## system_bus
module system_bus
	#(parameter DATA_WIDTH = 8, 
	parameter ADDR_WIDTH = 14, 
	parameter NO_OF_MASTER = 4, 
	parameter NO_OF_SLAVE = 8,
	parameter [NO_OF_SLAVE*ADDR_WIDTH-1:0] SLAVE_BASE_ADDR = {14'd10, 14'd20, 14'd30, 14'd40, 14'd50, 14'd60, 14'd70, 14'd80}, 
	parameter [NO_OF_SLAVE*ADDR_WIDTH-1:0] SLAVE_END_ADDR = {14'd19, 14'd29, 14'd39, 14'd49, 14'd59, 14'd69, 14'd79, 14'd89}
	) 
	(
	input clk,
	input reset_n,
	input [ADDR_WIDTH*NO_OF_MASTER-1:0]  addr_avm, 
	output [DATA_WIDTH*NO_OF_MASTER-1:0]  readdata_avm,
	input [DATA_WIDTH*NO_OF_MASTER-1:0]  writedata_avm, 
	input [NO_OF_MASTER-1:0]  readen_avm,
	input [NO_OF_MASTER-1:0]  writeen_avm,
	output [NO_OF_MASTER-1:0]  readvalid_avm,
	output [NO_OF_MASTER-1:0]  writevalid_avm,
	input [NO_OF_MASTER-1:0]  waitrequest_avm,
	input [4*NO_OF_MASTER-1:0]priority_no,
	output [ADDR_WIDTH*NO_OF_SLAVE-1:0]  addr_avs,
	input [DATA_WIDTH*NO_OF_SLAVE-1:0]  readdata_avs,
	output [DATA_WIDTH*NO_OF_SLAVE-1:0]  writedata_avs,
	output [NO_OF_SLAVE-1:0]  readen_avs,
	output [NO_OF_SLAVE-1:0]  writeen_avs,
	input [NO_OF_SLAVE-1:0]  readvalid_avs,
	input [NO_OF_SLAVE-1:0]  writevalid_avs,
	output reg [NO_OF_SLAVE-1:0]  waitrequest_avs
	);
clock: 8.98 ns
lec_check: 0
abc_area: 1
cap_margin: 25
cell_pad_in_sites_global_placement: 3
core_aspect_ratio: 0.61
core_margin: 2
core_utilization: 40
max_routing_layer: met4
slew_margin: 5
run.sh (not shown) runs the stock make flow with config.mk's settings and CLKGATE_MAP_FILE=.
The first run passed the timing, DRC and antenna checks.
==> next run, changes <==
ABC_AREA = not set   (was 1)
CAP_MARGIN = 20   (was 25)
CELL_PAD_IN_SITES_GLOBAL_PLACEMENT = not set   (was 3)
CORE_ASPECT_RATIO = not set   (was 0.61)
CORE_UTILIZATION = 26   (was 40)
MAX_ROUTING_LAYER = not set   (was met4)
PLACE_DENSITY = 0.6   (was not set)
SLEW_MARGIN = 20   (was 5)
clock period = 5.19 ns   (was 8.98 ns; I/O delays follow)
Outcome:
- cell count went down by a few percent
- core utilization went down by 16 points
- worst setup slack loses 3.3 ns
- clock skew went down by 0.041 ns
- clock power went up by well over a third
- routed wire length went down by about a fifth
- hold slack gains 0.011 ns
==> next run, changes <==
CORE_UTILIZATION = 40   (was 26)
clock period = 4.3 ns   (was 5.19 ns; I/O delays follow)
The changed run completed without violations.
Clock power came out higher by 18%.
Worst setup slack degrades by 0.38 ns.
Cell area rose by 1.0%.
Count of clock-buffer cells in the layout came out higher by 1.
==> next run, changes <==
CORE_UTILIZATION = 57   (was 40)
PLACE_DENSITY = not set   (was 0.6)
clock period = 3.0 ns   (was 4.3 ns; I/O delays follow)
=> The changed run finished but fails on setup timing; clock skew is about the same; non-clock buffer count increases by 220; area after synthesis stays the same; synthesized cell count does not change.
==> next run, changes <==
CORE_UTILIZATION = 72   (was 57)
CTS_CLUSTER_SIZE = 72   (was not set)
PLACE_DENSITY_LB_ADDON = 0.0   (was not set)
SETUP_SLACK_MARGIN = 0.71   (was not set)
clock period = 4.87 ns   (was 3.0 ns; I/O delays follow)
With this change the flow failed in 5_1_grt on ODB-0269.
Die size shrinks by 21%.
Synthesized area stays the same.
Synthesized cell count is unchanged.
==> next run, changes <==
CORE_UTILIZATION = 59   (was 72)
CTS_CLUSTER_SIZE = not set   (was 72)
PLACE_DENSITY = 0.6   (was not set)
PLACE_DENSITY_LB_ADDON = not set   (was 0.0)
SETUP_SLACK_MARGIN = not set   (was 0.71)
clock period = 3.74 ns   (was 4.87 ns; I/O delays follow)
Now the flow produced a clean layout.
Die size climbs by 22%.
Area after synthesis is unchanged.
Synthesized cell count does not change.
Power and IR drop assume default switching activity.
